==> v18 <==
## boom_pro
module boom_pro(sw7,start,clk,led,seg,sw_input,row,seg_cat,btn6,buzzer,green,red);
    input sw7,start,clk,btn6;        
    input [6:0] sw_input;            
    output buzzer;                   
    output [7:0] row,red,green;      
    output [7:0] seg_cat;            
    output [7:0] seg;                
    output reg [6:0] led;            
    reg [1:0] ps_input_times;        
    reg success;                     
    reg [6:0] password;              
    reg [1:0] game_state;            
    reg [4:0] countdown_times;       
    reg [4:0] user_defined_cdtime;   
    reg btn6_before;                 
    wire [4:0] leave_times;          
    wire [1:0] music_state;          
    wire [1:0] countdown_state;      
    wire [6:0] changing_pw;          
    wire btn6_pulse;                 
    wire start_pulse;                
    always @(posedge clk) begin
        if (!sw7) begin
            btn6_before<=0;
            user_defined_cdtime<=0;
            ps_input_times<=0;
            led<=0;
            success<=0;
            game_state<=0;
            password<=0;
            countdown_times<=0;
            user_defined_cdtime<=0;
        end
        else begin
            if (game_state==0) begin
                if (start_pulse) begin
                    success<=0;
                    btn6_before<=0;
                    game_state<=1;
                    countdown_times<=5;
                    password<=changing_pw;
                end
                if (sw_input[6]==1) begin
                    if (sw_input[4:0]>30) begin
                        user_defined_cdtime<=30;
                    end
                    else begin
  ...
Settings: LEC_CHECK=0, ABC_AREA=0, CAP_MARGIN=20, CELL_PAD_IN_SITES_GLOBAL_PLACEMENT=0, CORE_ASPECT_RATIO=1.48, CORE_MARGIN=2, CORE_UTILIZATION=65, CTS_CLUSTER_DIAMETER=51, CTS_CLUSTER_SIZE=73, GPL_ROUTABILITY_DRIVEN=0, GPL_TIMING_DRIVEN=1, MAX_ROUTING_LAYER=met5, MIN_ROUTING_LAYER=met1, PLACE_DENSITY_LB_ADDON=0.14, SETUP_SLACK_MARGIN=0.44, SLEW_MARGIN=20, TNS_END_PERCENT=100; clock period 7.94 ns.
run.sh (not shown) runs the stock make flow with config.mk's settings and CLKGATE_MAP_FILE=.
==> v10: changes against v18 <==
- ABC_AREA: 0 -> 1
- CELL_PAD_IN_SITES_GLOBAL_PLACEMENT: 0 -> not set
- CORE_ASPECT_RATIO: 1.48 -> not set
- CORE_UTILIZATION: 65 -> 72
- CTS_CLUSTER_DIAMETER: 51 -> not set
- GPL_ROUTABILITY_DRIVEN: 0 -> not set
- GPL_TIMING_DRIVEN: 1 -> not set
- MAX_ROUTING_LAYER: met5 -> not set
- MIN_ROUTING_LAYER: met1 -> not set
- PLACE_DENSITY: not set -> 0.65
- PLACE_DENSITY_LB_ADDON: 0.14 -> not set
- SETUP_SLACK_MARGIN: 0.44 -> -0.52
- TNS_END_PERCENT: 100 -> not set
==> flow/constraint.sdc (replaced) <==
create_clock -name core_clock -period 9.32 [get_ports {clk}]
set_input_delay 1.8640 -clock core_clock [delete_from_list [all_inputs] [get_ports {clk}]]
set_output_delay 1.8640 -clock core_clock [all_outputs]
set_load 0.01 [all_outputs]
==> notes <==
v10 produced a clean layout. v18 finished but failed the layout checks on setup timing.
Die size: v18 is larger than v10 (6.8%).
In flip-flop count, v18 and v10 do not differ.
Hold slack: v18 is lower than v10 (24 ps).
Against v18, the synthesized cell count of v10 is larger by about 21%.


==> job 1851 <==
Starting RTL as in the previous note.
==> flow/design.v (excerpt) <==
module boom_pro(sw7,start,clk,led,seg,sw_input,row,seg_cat,btn6,buzzer,green,red);
clock: 12.2 ns
lec_check: 0
cap_margin: 30
core_aspect_ratio: 0.56
core_margin: 6
core_utilization: 69
gpl_routability_driven: 0
gpl_timing_driven: 0
min_routing_layer: met2
slew_margin: 20
tns_end_percent: 60
==> job 116 (differences from job 1851) <==
Settings changed: CAP_MARGIN 30 to 20, CORE_ASPECT_RATIO 0.56 to unset, CORE_MARGIN 6 to 2, CORE_UTILIZATION 69 to 72, CTS_CLUSTER_SIZE set to 41, GPL_ROUTABILITY_DRIVEN 0 to unset, GPL_TIMING_DRIVEN 0 to unset, MIN_ROUTING_LAYER met2 to unset, SETUP_SLACK_MARGIN set to 1.2, TNS_END_PERCENT 60 to unset.
==> flow/constraint.sdc (replaced) <==
create_clock -name core_clock -period 9.32 [get_ports {clk}]
set_input_delay 1.8640 -clock core_clock [delete_from_list [all_inputs] [get_ports {clk}]]
set_output_delay 1.8640 -clock core_clock [all_outputs]
set_load 0.01 [all_outputs]
==> run summary <==
fresh numbers from the pnr run: status=timing/DRC/antenna clean, grt peak-use layer=met2, die width=191 um, Post-CTS Setup Bufs=14, all-layer global routing usage=0.377, Initial Util=0.732, met1 usage=0.474, core area=34500 um2, grt met2 use=0.627, met3 Use GR=0.0782, GRT overflow=0, DIE AREA=36600 um2
# the run above: job 116

==> run summary <==
yosys + openroad results -> met3 Use GR=0.843, all-layer global routing usage=0.664, die width=268 um, tool error=[ERROR GRT-0116] Global routing finished with congestion. Check the congestion regions in the DRC Viewer., grt peak-use layer=met3, status=did not finish, grt met2 use=0.664, Post-CTS Setup Bufs=0, failing step=global routing, Initial Util=0.714, core area=35400 um2, met1 usage=0
# the run above: job 1851



==> v36: inputs <==
boom_pro again, from the RTL that the note above started with.
## boom_pro
module boom_pro(sw7,start,clk,led,seg,sw_input,row,seg_cat,btn6,buzzer,green,red);
Settings: LEC_CHECK=0, ABC_AREA=0, CAP_MARGIN=10, CELL_PAD_IN_SITES_DETAIL_PLACEMENT=2, CELL_PAD_IN_SITES_GLOBAL_PLACEMENT=3, CORE_ASPECT_RATIO=1.48, CORE_MARGIN=2, CORE_UTILIZATION=59, CTS_CLUSTER_DIAMETER=55, CTS_CLUSTER_SIZE=20, GPL_TIMING_DRIVEN=1, HOLD_SLACK_MARGIN=0.19, MAX_ROUTING_LAYER=met4, MIN_ROUTING_LAYER=met2, SETUP_SLACK_MARGIN=-0.55, SLEW_MARGIN=30, TNS_END_PERCENT=100; clock period 5.95 ns.
==> v2 (differences from v36) <==
==> flow/config.mk (replaced) <==
export PLATFORM = sky130hd
export DESIGN_NAME = boom_pro
export DESIGN_NICKNAME = boom_pro
export VERILOG_FILES = /design/flow/design.v
export SDC_FILE = /design/flow/constraint.sdc
export NUM_CORES = 4
export LEC_CHECK = 0
export CAP_MARGIN = 20
export CORE_MARGIN = 2
export CORE_UTILIZATION = 64
export SLEW_MARGIN = 20
==> flow/constraint.sdc (replaced) <==
create_clock -name core_clock -period 9.32 [get_ports {clk}]
set_input_delay 1.8640 -clock core_clock [delete_from_list [all_inputs] [get_ports {clk}]]
set_output_delay 1.8640 -clock core_clock [all_outputs]
set_load 0.01 [all_outputs]
==> summary of the runs <==
v36 died in 3_1_place_gp_skip_io on GPL-0301. v2 finished clean.
In v36 the die size is larger than in v2, by 8.4%.
Synthesized area is the same in v36 and v2.
In synthesized cell count, v2 and v36 do not differ.
==> figures <==
item                                                                                      v2                       v36
Post-synthesis sequential element count                                                  250                       250
Sequential element share of the synthesized area                                       20.8%                     20.8%
Status                                                              timing/DRC/antenna clean            did not finish
Stage where the flow stopped                                                               -      3_1_place_gp_skip_io
Yosys stat area                                                                   0.0253 mm²                0.0253 mm²
Number of standard-cell rows in the floorplan                                             72                        92
Share of synthesized area spent on multiplexers                                        1.17%                     1.17%
DIE AREA                                                                          0.0411 mm²                0.0446 mm²
Die Y-Extent                                                                          203 µm                    256 µm
Number of instances in the synthesized netlist                                          3026                      3026
Complex Gates by Area                                                                  18.2%                     18.2%
Portion of synthesized cell area occupied by the leading cell type                     17.7%                     17.7%
Floorplan Core Area                                                               0.0388 mm²                0.0425 mm²
Mean Syn Cell Area                                                                  8.36 µm²                  8.36 µm²
Dominant cell type by area after synthesis                          sky130_fd_sc_hd__dfxtp_1  sky130_fd_sc_hd__dfxtp_1
FP Core Util                                                                           65.1%                     59.5%
Post-synthesis async set-or-reset flop share                                              0%                        0%
Horizontal die size                                                                   203 µm                    174 µm
